== v42 ==
Design AuctionSearch, start of the top module:
module AuctionSearch(
  input         clock,
  input         reset,
  output        io_rewardIn_0_ready,
  input         io_rewardIn_0_valid,
  input  [7:0]  io_rewardIn_0_reward,
  input  [10:0] io_rewardIn_0_idx,
  input         io_rewardIn_0_last,
  output [10:0] io_agentIdx_0,
  input  [7:0]  io_price_0,
  output        io_rewardIn_1_ready,
  input         io_rewardIn_1_valid,
  input  [7:0]  io_rewardIn_1_reward,
  input  [10:0] io_rewardIn_1_idx,
  output [10:0] io_agentIdx_1,
  input  [7:0]  io_price_1,
  output        io_rewardIn_2_ready,
  input         io_rewardIn_2_valid,
  input  [7:0]  io_rewardIn_2_reward,
  input  [10:0] io_rewardIn_2_idx,
  output [10:0] io_agentIdx_2,
  input  [7:0]  io_price_2,
  output        io_rewardIn_3_ready,
  input         io_rewardIn_3_valid,
  input  [7:0]  io_rewardIn_3_reward,
  input  [10:0] io_rewardIn_3_idx,
  output [10:0] io_agentIdx_3,
  input  [7:0]  io_price_3,
  output        io_rewardIn_4_ready,
  input         io_rewardIn_4_valid,
  input  [7:0]  io_rewardIn_4_reward,
  input  [10:0] io_rewardIn_4_idx,
  output [10:0] io_agentIdx_4,
  input  [7:0]  io_price_4,
  output        io_rewardIn_5_ready,
  input         io_rewardIn_5_valid,
  input  [7:0]  io_rewardIn_5_reward,
  input  [10:0] io_rewardIn_5_idx,
  output [10:0] io_agentIdx_5,
  input  [7:0]  io_price_5,
  output        io_rewardIn_6_ready,
  input         io_rewardIn_6_valid,
  input  [7:0]  io_rewardIn_6_reward,
  input  [10:0] io_rewardIn_6_idx,
  output [10:0] io_agentIdx_6,
  input  [7:0]  io_price_6,
  output        io_rewardIn_7_ready,
  input         io_rewardIn_7_valid,
  input  [7:0]  io_rewardIn_7_reward,
  input  [10:0] io_rewardIn_7_idx,
  output [10:0] io_agentIdx_7,
  input  [7:0]  io_price_7,
  input         io_resultOut_ready,
  output        io_resultOut_valid,
  output [10:0] io_resultOut_winner,
  output [7:0]  io_resultOut_bid
);
  wire        pe0_valid;
  wire [7:0]  pe0_benefit;
  wire [7:0]  pe0_oldPrice;
  wire [10:0] pe0_id;
  wire        pe0_last;
  wire        pe0_ready;
  wire        pe1_valid;
  wire [7:0]  pe1_benefit;
  wire [7:0]  pe1_oldPrice;
  wire [10:0] pe1_id;
  wire        pe1_last;
  wire        pe1_ready;
  ...
For scale: ~1,000 flip-flops, about 340 I/O pins.
==> flow/config.mk <==
export PLATFORM = sky130hd
export DESIGN_NAME = AuctionSearch
export DESIGN_NICKNAME = AuctionSearch
export VERILOG_FILES = /design/flow/design.v
export SDC_FILE = /design/flow/constraint.sdc
export NUM_CORES = 4
export LEC_CHECK = 0
export CAP_MARGIN = 20
export CORE_MARGIN = 2
export CORE_UTILIZATION = 70
export CTS_CLUSTER_SIZE = 52
export SETUP_SLACK_MARGIN = 0.31
export SLEW_MARGIN = 20
==> flow/constraint.sdc <==
create_clock -name core_clock -period 3.25 [get_ports {clock}]
set_input_delay 0.6500 -clock core_clock [delete_from_list [all_inputs] [get_ports {clock}]]
set_output_delay 0.6500 -clock core_clock [all_outputs]
set_load 0.01 [all_outputs]
run.sh (not shown) runs the stock make flow with config.mk's settings and CLKGATE_MAP_FILE=.
Ran to the end and failed final checks on setup timing: v42.
Setup changes, v42 to v36
Settings: a deleted CTS_CLUSTER_SIZE that had been 52; a deleted SETUP_SLACK_MARGIN that had been 0.31; an added PLACE_DENSITY of 0.6; a change of CORE_UTILIZATION from 70 to 66.
## What came out
- v36 finished every stage; the final checks, however, were not passed, the failures being setup timing.
- [compare] base=v42 new=v36: cell count rose 107; count of multi-input gates roughly the same.
- v36 vs v42: highest cell delay on the worst timing path down
- In the reports for v36 and v42, the larger design area belongs to v42.
- v36 vs v42: HPWL reported at the end of detailed placement up slightly
The following lists how v14 was set up differently from v36:
Settings: changing CORE_UTILIZATION from 66 to 25; changing the clock period (ns, I/O delays scaled along) from 3.25 to 3.8.
Across v36 and v14, a clean result was obtained everywhere but in v36.
Flip-flop and latch area of v14 falls short of that of v36 slightly.
v14 against v36: combinational power now sits lower, cell area fell by 3.5%, length of routed wiring on met1 up 3.8%, worst slew margin relative to its limit lost 6.6 points.
Going from v36 to v14, the clock share of power was found to have gone up by 2.2 points.
As of v14, final cell count had risen by more than 10% compared to v36.
Logic depth of the worst setup path including buffers in v14 is 10 lower than in v36
Startpoint of the worst setup timing path = search.slast_runningWinner_runningBid[4]: v14; startpoint of the worst setup timing path = search.compRegs_1_1_benefit[1]: v36
Going from v36 to v14, via density per instance shrank by more than 10%.
Lower wire length of the first global-routing pass among v14 and v36: v36
Here is what was changed in the inputs of v57 compared with v14.
Settings: changing CORE_UTILIZATION from 25 to 71; setting SETUP_SLACK_MARGIN to 0.6 for the first time; removing PLACE_DENSITY (formerly 0.6); changing the clock period (ns, I/O delays scaled along) from 3.8 to 2.11.
==> comparison <==
Diff v14..v57 | share of cell area taken by muxes after synthesis | negligible
Number of placement rows, v14 and v57, higher one = v14.
| worst slack at placement | v57 vs v14 | 1.29 ns lower |
As far as xor/xnor cell area share of the yosys netlist goes, v57 and v14 are indistinguishable; the numbers are identical.
Distinct cell type count after synthesis came out exactly the same in v14 and v57.
The log for v57 ends in global routing (5_1_grt) with error GRT-0116, so the run never completed.
Core region area in v57 is 65% lower than in v14
Cell total in the yosys stat output came out exactly the same in v14 and v57.
Compared to v14, v57 was floorplanned on a smaller die.
#### Input delta (v48 over v57)
Settings: GPL_ROUTABILITY_DRIVEN: unset -> 1; CORE_UTILIZATION: 71 -> 68; SETUP_SLACK_MARGIN: 0.6 -> unset; ABC_AREA: unset -> 1; CAP_MARGIN: 20 -> 0; HOLD_SLACK_MARGIN: unset -> 0.3; MAX_ROUTING_LAYER: unset -> met4; TNS_END_PERCENT: unset -> 70; MIN_ROUTING_LAYER: unset -> met1.
--- outcome ---
No final results exist for v48, since it was stopped by error ODB-0269 during global routing (5_1_grt). v48 vs v57 — cell area after synthesis climbed by a few percent. The share of cell area taken by muxes after synthesis of v48 falls short of that of v57 by 3.4 points. The number of different library cells in the post-synthesis netlist in v48 was lower than what v57 gave. The cell count after synthesis in v57 is 0.839 times that in v48. Delta (v48 minus v57): total cells reported by yosys after synthesis increased by 1,179 relative to the old numbers; sequential area share after synthesis decreased by 2.3 points relative to the old numbers.
The inputs of v13 differ from those of v48 as listed below.
Settings: a deleted MIN_ROUTING_LAYER that had been met1; a change of CAP_MARGIN from 0 to 20; a deleted HOLD_SLACK_MARGIN that had been 0.3; a change of CORE_UTILIZATION from 68 to 71; an added SETUP_SLACK_MARGIN of 0.6; a deleted TNS_END_PERCENT that had been 70; a deleted ABC_AREA that had been 1; an added CTS_CLUSTER_SIZE of 33; a deleted MAX_ROUTING_LAYER that had been met4; a deleted GPL_ROUTABILITY_DRIVEN that had been 1.
Notes after the runs:
v13 never completed, since it errored out during global routing (5_1_grt). Delta(adder and majority gate portion of the synthesized area, v13 - v48) > 0. Note that the total instance count after detailed placement recorded for v13 amounts to 0.876 times the value seen in v48. Sequential area share after synthesis up 2.3 points in v13 wrt v48. Comparing v48 and v13, the higher core utilization before placement is on v13. Mean area per synthesized cell of v13 exceeds that of v48 by more than 10%. Delta (v13 minus v48): row count now smaller, share of cell area taken by muxes after synthesis now larger, TritonCTS buffer count now larger.

* * *

AuctionSearch again, from the RTL that the note above started with.
make LEC_CHECK=0 ABC_AREA=1 CAP_MARGIN=20 CORE_ASPECT_RATIO=0.9 CORE_MARGIN=2 CORE_UTILIZATION=72 CTS_CLUSTER_DIAMETER=249 CTS_CLUSTER_SIZE=100 MAX_ROUTING_LAYER=met4 PLACE_DENSITY_LB_ADDON=0.02 SETUP_SLACK_MARGIN=0.18 SLEW_MARGIN=20 finish   # period 2.15 ns
The starting point failed in global routing (5_1_grt) on ODB-0269.
Change:
Settings changed: ABC_AREA 1 to not set, CORE_ASPECT_RATIO 0.9 to not set, CORE_UTILIZATION 72 to 40, CTS_CLUSTER_DIAMETER 249 to not set, CTS_CLUSTER_SIZE 100 to not set, MAX_ROUTING_LAYER met4 to not set, PLACE_DENSITY set to 0.6, PLACE_DENSITY_LB_ADDON 0.02 to not set, SETUP_SLACK_MARGIN 0.18 to not set.
Clock period 2.15 ns to 3.8 ns, I/O delays scaled along.
Now the flow finished with timing, DRC and antenna clean. Area after synthesis went down by a few percent. Die size went up by well over a third. Synthesized cell count went down by about a fifth.

* * *

## build 89
AuctionSearch again, from the RTL that the note above started with.
## AuctionSearch
module AuctionSearch(
  input         clock,
  input         reset,
  output        io_rewardIn_0_ready,
  input         io_rewardIn_0_valid,
  input  [7:0]  io_rewardIn_0_reward,
  input  [10:0] io_rewardIn_0_idx,
  input         io_rewardIn_0_last,
  output [10:0] io_agentIdx_0,
  input  [7:0]  io_price_0,
  output        io_rewardIn_1_ready,
  input         io_rewardIn_1_valid,
  input  [7:0]  io_rewardIn_1_reward,
  input  [10:0] io_rewardIn_1_idx,
  output [10:0] io_agentIdx_1,
  input  [7:0]  io_price_1,
  output        io_rewardIn_2_ready,
  input         io_rewardIn_2_valid,
  input  [7:0]  io_rewardIn_2_reward,
  input  [10:0] io_rewardIn_2_idx,
  output [10:0] io_agentIdx_2,
  input  [7:0]  io_price_2,
  output        io_rewardIn_3_ready,
  input         io_rewardIn_3_valid,
  input  [7:0]  io_rewardIn_3_reward,
  input  [10:0] io_rewardIn_3_idx,
  output [10:0] io_agentIdx_3,
  input  [7:0]  io_price_3,
  output        io_rewardIn_4_ready,
  input         io_rewardIn_4_valid,
  input  [7:0]  io_rewardIn_4_reward,
  input  [10:0] io_rewardIn_4_idx,
  output [10:0] io_agentIdx_4,
  input  [7:0]  io_price_4,
  output        io_rewardIn_5_ready,
  input         io_rewardIn_5_valid,
  input  [7:0]  io_rewardIn_5_reward,
  input  [10:0] io_rewardIn_5_idx,
  output [10:0] io_agentIdx_5,
  input  [7:0]  io_price_5,
  output        io_rewardIn_6_ready,
  input         io_rewardIn_6_valid,
  input  [7:0]  io_rewardIn_6_reward,
  input  [10:0] io_rewardIn_6_idx,
  output [10:0] io_agentIdx_6,
  input  [7:0]  io_price_6,
  output        io_rewardIn_7_ready,
  input         io_rewardIn_7_valid,
  input  [7:0]  io_rewardIn_7_reward,
  input  [10:0] io_rewardIn_7_idx,
  output [10:0] io_agentIdx_7,
  input  [7:0]  io_price_7,
  input         io_resultOut_ready,
  output        io_resultOut_valid,
  output [10:0] io_resultOut_winner,
  output [7:0]  io_resultOut_bid
);
make LEC_CHECK=0 ABC_AREA=1 CAP_MARGIN=20 CELL_PAD_IN_SITES_DETAIL_PLACEMENT=1 CELL_PAD_IN_SITES_GLOBAL_PLACEMENT=1 CORE_MARGIN=6 CORE_UTILIZATION=33 CTS_CLUSTER_SIZE=55 GPL_ROUTABILITY_DRIVEN=0 GPL_TIMING_DRIVEN=0 MIN_ROUTING_LAYER=met2 PLACE_DENSITY=0.39 SETUP_SLACK_MARGIN=0.68 SLEW_MARGIN=20 TNS_END_PERCENT=45 finish   # period 6.78 ns
Build 89: flow completed, timing, DRC and antenna clean
Input changes introduced in build 27 (baseline for comparison: build 89):
==> flow/config.mk <==
export PLATFORM = sky130hd
export DESIGN_NAME = AuctionSearch
export DESIGN_NICKNAME = AuctionSearch
export VERILOG_FILES = /design/flow/design.v
export SDC_FILE = /design/flow/constraint.sdc
export NUM_CORES = 4
export LEC_CHECK = 0
export CAP_MARGIN = 20
export CORE_MARGIN = 2
export CORE_UTILIZATION = 71
export SLEW_MARGIN = 20
==> flow/constraint.sdc <==
create_clock -name core_clock -period 3.2 [get_ports {clock}]
set_input_delay 0.6400 -clock core_clock [delete_from_list [all_inputs] [get_ports {clock}]]
set_output_delay 0.6400 -clock core_clock [all_outputs]
set_load 0.01 [all_outputs]
Notes after the runs:
Although build 27 finished all stages, its layout failed final checks on setup timing. When build 27 is measured against build 89, its highest net fanout along the worst path turns out 8 lower. Build 27 vs. build 89: combinational gate area rose by 5.6%, proportion of cell area occupied by registers rose by 0.66 points, power drawn by the combinational cells rose by 39%, setup slack of the critical path after layout fell by 770 ps. Stage delay of the slowest cell on the critical path, build 89 and build 27: larger value in build 89. met2 as the busiest layer in global routing was reported by build 27, and met3 by build 89.
Here is what was changed in the inputs of build 9 compared with build 27.
diff --git a/flow/config.mk b/flow/config.mk
--- a/flow/config.mk
+++ b/flow/config.mk
@@ -9,3 +9,4 @@
 export CORE_MARGIN = 2
-export CORE_UTILIZATION = 71
+export CORE_UTILIZATION = 66
+export SETUP_SLACK_MARGIN = 0.64
 export SLEW_MARGIN = 20
==> flow/constraint.sdc <==
create_clock -name core_clock -period 2.11 [get_ports {clock}]
set_input_delay 0.4220 -clock core_clock [delete_from_list [all_inputs] [get_ports {clock}]]
set_output_delay 0.4220 -clock core_clock [all_outputs]
set_load 0.01 [all_outputs]
Results
The log for build 9 ends in 5_1_grt with error ODB-0269, so the run never completed.
Re area after detailed placement: build 27 was lower than build 9.
STATUS placeable core region: build 9 loses against build 27
Number of cells in the design after placement, build 9 vs build 27: up by a little under 10%
Number of gates resized after CTS grows by more than 100% when moving from build 27 to build 9.
Build 27 and build 9 ended up with nearly the same proportion of register bits with asynchronous set or reset after synthesis.
Die area ended up about 7.5% higher on build 9 than on build 27.
Comparing build 27 and build 9, the lower TritonCTS buffer count was measured on build 27.
What build 11 does differently from build 9 at the input level:
diff --git a/flow/config.mk b/flow/config.mk
--- a/flow/config.mk
+++ b/flow/config.mk
@@ -9,4 +9,4 @@
 export CORE_MARGIN = 2
-export CORE_UTILIZATION = 66
-export SETUP_SLACK_MARGIN = 0.64
+export CORE_UTILIZATION = 71
+export SETUP_SLACK_MARGIN = -0.2
 export SLEW_MARGIN = 20
==> flow/constraint.sdc <==
create_clock -name core_clock -period 2.12 [get_ports {clock}]
set_input_delay 0.4240 -clock core_clock [delete_from_list [all_inputs] [get_ports {clock}]]
set_output_delay 0.4240 -clock core_clock [all_outputs]
set_load 0.01 [all_outputs]
## What came out
- In the summary table, build 11 is marked failed, with error DPL-0033 raised in 4_1_cts.
- Die size: build 11 better than build 9
- Of build 11 and build 9, build 9 shows the higher count of standard-cell rows, with build 11 below it.
- Comparing build 11 and build 9, effective utilization at floorplan is higher on build 11.
- Looking at build 11 and build 9, the async set-reset flop share out of synthesis is a wash.
- Compared with build 9, in build 11 routability congestion estimate from global placement up 2.1%; placed instance count down 125.
Power figures rest on the tool's default switching activity, not on a simulated workload.
